== north ==
## circ
module circ(clk, reset, pushin, Xin, Rin, pushout, Yout);
input clk,reset,pushin;
input [23:0] Xin,Rin;
output pushout;
output [23:0] Yout;
reg [23:0] Xl,Rl;
reg V1;
reg [47:0] X2,R2,diff,Diff;
reg V2;
reg V3;
reg [24:0] res;
reg [26:0] rv;
always @(posedge(clk) or posedge(reset)) begin
  if(reset) begin
    V1<=0;
    Xl<=0;
    Rl<=0;
  end else begin
    V1<= pushin;
    Xl<= Xin;
    Rl<= Rin;
  end
end
always @(posedge(clk) or posedge(reset)) begin
  if(reset) begin
    V2 <= 0;
    X2 <= 0;
    R2 <= 0;
  end else begin
    V2 <= V1;
    X2 <= Xl*Xl;
    R2 <= Rl*Rl;
  end
end
always @(posedge(clk) or posedge(reset)) begin
 if(reset) begin
  V3 <= 0;
  Diff <= 0;
 end else begin
  V3 <= V2;
  Diff <= R2-X2;
 end
end
integer ix;
always @(*) begin
 res=0;
 rv=0;
 diff=Diff;
 for(ix=0; ix < 24; ix=ix+1) begin 
   rv = { rv[24:0], diff[47:46] };
   diff={ diff[45:0],2'b0};
   if( { 1'b0,res[23:0],2'b1 } <= rv ) begin
     rv=rv - { 1'b0,res[23:0],2'b1 };
     res = { res[23:0],1'b1 };
   end else res= { res[23:0],1'b0 };
 end
end
assign pushout=V3;
assign Yout = res[23:0];
endmodule
Size in the first run: roughly 11000 cells after synthesis, roughly 190 flip-flops, about 76 I/O pins, ~75000 µm² of cells after synthesis.
Settings: LEC_CHECK=0, ABC_AREA=1, CAP_MARGIN=0, CORE_MARGIN=2, CORE_UTILIZATION=72, CTS_CLUSTER_DIAMETER=332, MAX_ROUTING_LAYER=met4, PLACE_DENSITY=0.65, SLEW_MARGIN=20; clock period 38.2 ns.
run.sh (not shown) runs the stock make flow with config.mk's settings and CLKGATE_MAP_FILE=.
Tool error DPL-0033 stopped north during clock tree synthesis (4_1_cts); no final results.
[inputs] south vs north
Settings: changing CORE_UTILIZATION from 72 to 45; changing CAP_MARGIN from 0 to 20; removing ABC_AREA (formerly 1); removing CTS_CLUSTER_DIAMETER (formerly 332); removing PLACE_DENSITY (formerly 0.65); removing MAX_ROUTING_LAYER (formerly met4); changing the clock period (ns, I/O delays scaled along) from 38.2 to 71.4.
==> results <==
Of south and north, the run reporting the lower sequential share of the synthesized area was north. Comparing south and north, the higher placed instance count was measured on north. The mux contribution to synthesized area in south sits 1.4 points above the value recorded for north. Across north and south, a clean result was obtained everywhere but in north. Post-synthesis share of cell area spent on full adders, half adders and majority gates: south vs north up 2.8 points.
## Diff of input files: east against south
Settings: an added ABC_AREA of 1; an added CTS_CLUSTER_DIAMETER of 237; an added CTS_CLUSTER_SIZE of 100; a change of CORE_UTILIZATION from 45 to 68; a change of the clock period (ns, I/O delays scaled along) from 71.4 to 88.9.
==> results <==
- Global-route track usage on met2 (higher): east
- Summary — critical path data arrival time, east relative to south: higher, by 5.88 ns.
- Final cell count ended up 14% higher on east than on south.
- The worst setup slack reported for east is greater than that of south by 8.11 ns.
- From south to east the numbers moved as follows: arithmetic-cell share of the synthesized area counting full adders, half adders and majority gates fell 2.8 points; overall die area lost 29%.
- First-pass iteration count of the detailed router: east vs south up 12
- east reports its startpoint of the worst setup timing path as Diff[46]$_DFF_PP0_ while south reports Diff[45]$_DFF_PP0_.
- The critical path depth in cells reported for east is smaller than that of south by 9.0%.
The following lists how west was set up differently from east:
Settings: removing CTS_CLUSTER_SIZE (formerly 100); removing ABC_AREA (formerly 1); changing CORE_UTILIZATION from 68 to 65; removing CTS_CLUSTER_DIAMETER (formerly 237); changing the clock period (ns, I/O delays scaled along) from 88.9 to 65.1.
Notes after the runs:
- Re number of stages on the worst hold path: no difference whatsoever between east and west.
- west ends up with a synthesized-area fraction occupied by ao, oa, aoi and oai cells that is 9.1 points higher than in east.
- east → west: effective utilization at floorplan saw a decrease, design area saw an increase, register area share after synthesis saw an increase, post-synthesis to final-layout area growth saw an increase.
- west finished every stage; the final checks, however, were not passed, the failures being negative setup slack.
- east → west: utilization of the core after routing went up 8.0 points; final worst-path cycle share went up by 13 points.
Input-level comparison between middle and west:
Settings: setting HOLD_SLACK_MARGIN to 0.29 for the first time; setting CTS_CLUSTER_DIAMETER to 344 for the first time; setting ABC_AREA to 1 for the first time; changing the clock period (ns, I/O delays scaled along) from 65.1 to 43.5.
## What came out
- middle is listed as incomplete: the tool reported an error in global routing (5_1_grt) and the run ended there.
- On synthesized area: between middle and west, it ends up lower for west.
- Relative to west, the estimated wirelength of the detail-placed design measured on middle has increased by more than a quarter.
- Compared with west, middle shows a compound-cell area share of the yosys netlist that is 9.1 points lower.
- Taking middle over west, the instance area after placement ratio works out to 1.19.
- On pre-CTS setup slack, west beats middle.

* * *

v6:
circ again, from the RTL that the note above started with.
clock: 45.5 ns
lec_check: 0
abc_area: 1
cap_margin: 15
cell_pad_in_sites_detail_placement: 0
core_margin: 2
core_utilization: 72
cts_cluster_diameter: 216
gpl_timing_driven: 1
setup_slack_margin: -2.0
slew_margin: 30
FAIL v6 @ global routing: tool exited with error
What v7 does differently from v6 at the input level:
==> flow/config.mk <==
export PLATFORM = sky130hd
export DESIGN_NAME = circ
export DESIGN_NICKNAME = circ
export VERILOG_FILES = /design/flow/design.v
export SDC_FILE = /design/flow/constraint.sdc
export NUM_CORES = 4
export LEC_CHECK = 0
export CAP_MARGIN = 20
export CELL_PAD_IN_SITES_DETAIL_PLACEMENT = 0
export CORE_MARGIN = 2
export CORE_UTILIZATION = 57
export GPL_TIMING_DRIVEN = 1
export SETUP_SLACK_MARGIN = 4.36
export SLEW_MARGIN = 10
==> flow/constraint.sdc <==
create_clock -name core_clock -period 29.0 [get_ports {clk}]
set_input_delay 5.8000 -clock core_clock [delete_from_list [all_inputs] [get_ports {clk}]]
set_output_delay 5.8000 -clock core_clock [all_outputs]
set_load 0.01 [all_outputs]
Although v7 finished all stages, its layout failed final checks on setup timing.
Stage in which a tool error killed v6: global routing.
[v7] number of resized instances in the post-cts repair step rose 147 relative to v6
Taking v6 as the reference point, the die size of v7 rises by 17%.
v7: synthesized cell count is about 23% lower than what v6 reported.
Taking v7 as 1.0, v6 lands at 0.832 on average instance area after synthesis.
Fraction of the core area occupied by cells at floorplan was lower in v7 than in v6.
Measured against v7, the distinct cell type count of the synthesized netlist of v6 comes out at 0.56 times the reference value.
On post-placement setup slack, v6 beats v7.

* * *

JK:
Starting RTL as in the previous note.
// circ
module circ(clk, reset, pushin, Xin, Rin, pushout, Yout);
input clk,reset,pushin;
input [23:0] Xin,Rin;
output pushout;
output [23:0] Yout;
reg [23:0] Xl,Rl;
reg V1;
reg [47:0] X2,R2,diff,Diff;
reg V2;
reg V3;
reg [24:0] res;
reg [26:0] rv;
always @(posedge(clk) or posedge(reset)) begin
  if(reset) begin
    V1<=0;
    Xl<=0;
    Rl<=0;
  end else begin
    V1<= pushin;
    Xl<= Xin;
    Rl<= Rin;
  end
end
always @(posedge(clk) or posedge(reset)) begin
  if(reset) begin
    V2 <= 0;
    X2 <= 0;
    R2 <= 0;
  end else begin
    V2 <= V1;
    X2 <= Xl*Xl;
    R2 <= Rl*Rl;
  end
end
always @(posedge(clk) or posedge(reset)) begin
 if(reset) begin
  V3 <= 0;
  Diff <= 0;
 end else begin
  V3 <= V2;
  Diff <= R2-X2;
 end
end
integer ix;
always @(*) begin
 res=0;
 rv=0;
 diff=Diff;
 for(ix=0; ix < 24; ix=ix+1) begin 
   rv = { rv[24:0], diff[47:46] };
   diff={ diff[45:0],2'b0};
   if( { 1'b0,res[23:0],2'b1 } <= rv ) begin
     rv=rv - { 1'b0,res[23:0],2'b1 };
     res = { res[23:0],1'b1 };
   end else res= { res[23:0],1'b0 };
 end
end
assign pushout=V3;
assign Yout = res[23:0];
endmodule
make LEC_CHECK=0 ABC_AREA=1 CAP_MARGIN=5 CORE_MARGIN=2 CORE_UTILIZATION=72 CTS_CLUSTER_DIAMETER=397 CTS_CLUSTER_SIZE=77 HOLD_SLACK_MARGIN=0.29 PLACE_DENSITY=0.66 SETUP_SLACK_MARGIN=-2.0 SLEW_MARGIN=20 finish   # period 42.8 ns
Run status, JK: aborted in global routing, error GRT-0116
Setup changes, JK to MS
==> flow/config.mk <==
export PLATFORM = sky130hd
export DESIGN_NAME = circ
export DESIGN_NICKNAME = circ
export VERILOG_FILES = /design/flow/design.v
export SDC_FILE = /design/flow/constraint.sdc
export NUM_CORES = 4
export LEC_CHECK = 0
export CAP_MARGIN = 20
export CORE_MARGIN = 2
export CORE_UTILIZATION = 14
export SLEW_MARGIN = 20
==> flow/constraint.sdc <==
create_clock -name core_clock -period 124.0 [get_ports {clk}]
set_input_delay 24.8000 -clock core_clock [delete_from_list [all_inputs] [get_ports {clk}]]
set_output_delay 24.8000 -clock core_clock [all_outputs]
set_load 0.01 [all_outputs]
Results
- Between JK and MS, post-place setup slack increased.
- Simple-gate portion of the synthesized area is lower on MS
- The average cell area after synthesis of MS is higher than that of JK.
- Post-synthesis adder-cell area fraction: MS > JK
- MS finished all stages; the layout is clean.
> inputs changed (MS -> AL)
diff --git a/flow/config.mk b/flow/config.mk
--- a/flow/config.mk
+++ b/flow/config.mk
@@ -7,5 +7,8 @@
 export LEC_CHECK = 0
+export ABC_AREA = 1
 export CAP_MARGIN = 20
 export CORE_MARGIN = 2
-export CORE_UTILIZATION = 14
+export CORE_UTILIZATION = 68
+export CTS_CLUSTER_DIAMETER = 237
+export CTS_CLUSTER_SIZE = 92
 export SLEW_MARGIN = 20
==> flow/constraint.sdc <==
create_clock -name core_clock -period 88.9 [get_ports {clk}]
set_input_delay 17.7800 -clock core_clock [delete_from_list [all_inputs] [get_ports {clk}]]
set_output_delay 17.7800 -clock core_clock [all_outputs]
set_load 0.01 [all_outputs]
- Compared with MS, cell area reported after detailed placement in AL decreased slightly.
- MS and AL ended up with roughly the same portion of the layout cell area used by clock cells.
- Delta (AL minus MS): wire length went up, number of tapcells decreased 5216.
- Diff MS -> AL: met3 routing resource usage after global routing now sits higher, area of all placed cells without fillers now sits lower, path length in cells of the critical path now sits lower, setup slack now sits lower.
The inputs of TR differ from those of AL as listed below.
diff --git a/flow/config.mk b/flow/config.mk
--- a/flow/config.mk
+++ b/flow/config.mk
@@ -7,8 +7,5 @@
 export LEC_CHECK = 0
-export ABC_AREA = 1
 export CAP_MARGIN = 20
 export CORE_MARGIN = 2
-export CORE_UTILIZATION = 68
-export CTS_CLUSTER_DIAMETER = 237
-export CTS_CLUSTER_SIZE = 92
+export CORE_UTILIZATION = 71
 export SLEW_MARGIN = 20
==> flow/constraint.sdc <==
create_clock -name core_clock -period 50.0 [get_ports {clk}]
set_input_delay 10.0000 -clock core_clock [delete_from_list [all_inputs] [get_ports {clk}]]
set_output_delay 10.0000 -clock core_clock [all_outputs]
set_load 0.01 [all_outputs]
--- outcome ---
TR never completed, since it errored out during global routing.
AL has a higher height of the die than TR.
In the flow results for AL and TR, the synthesized area is larger on AL.
Compared with AL, TR shows synthesized instance count that has gone down by more than 10%.
TR against AL: total of cells resized after clock tree synthesis +346, total instance count after detailed placement moved down, chip footprint moved down, worst setup slack before clock tree synthesis -26.28 ns.
TR against AL: share of synthesized area occupied by flip-flops and latches increased by 0.48 points relative to the old numbers, fraction of synthesized cell area in xor and xnor cells increased by 1.5 points relative to the old numbers.
Input-level comparison between PW and TR:
diff --git a/flow/config.mk b/flow/config.mk
--- a/flow/config.mk
+++ b/flow/config.mk
@@ -9,3 +9,3 @@
 export CORE_MARGIN = 2
-export CORE_UTILIZATION = 71
+export CORE_UTILIZATION = 68
 export SLEW_MARGIN = 20
==> flow/constraint.sdc <==
create_clock -name core_clock -period 124.0 [get_ports {clk}]
set_input_delay 24.8000 -clock core_clock [delete_from_list [all_inputs] [get_ports {clk}]]
set_output_delay 24.8000 -clock core_clock [all_outputs]
set_load 0.01 [all_outputs]
--- outcome ---
PW completed end to end with timing, DRC and antenna clean. In the summary table, TR is marked failed, with error GRT-0116 raised in global routing. ~same total cell area reported by yosys after synthesis in PW and TR. PW against TR: core outline area higher, number of placed instances with taps included lower, height of the die higher.
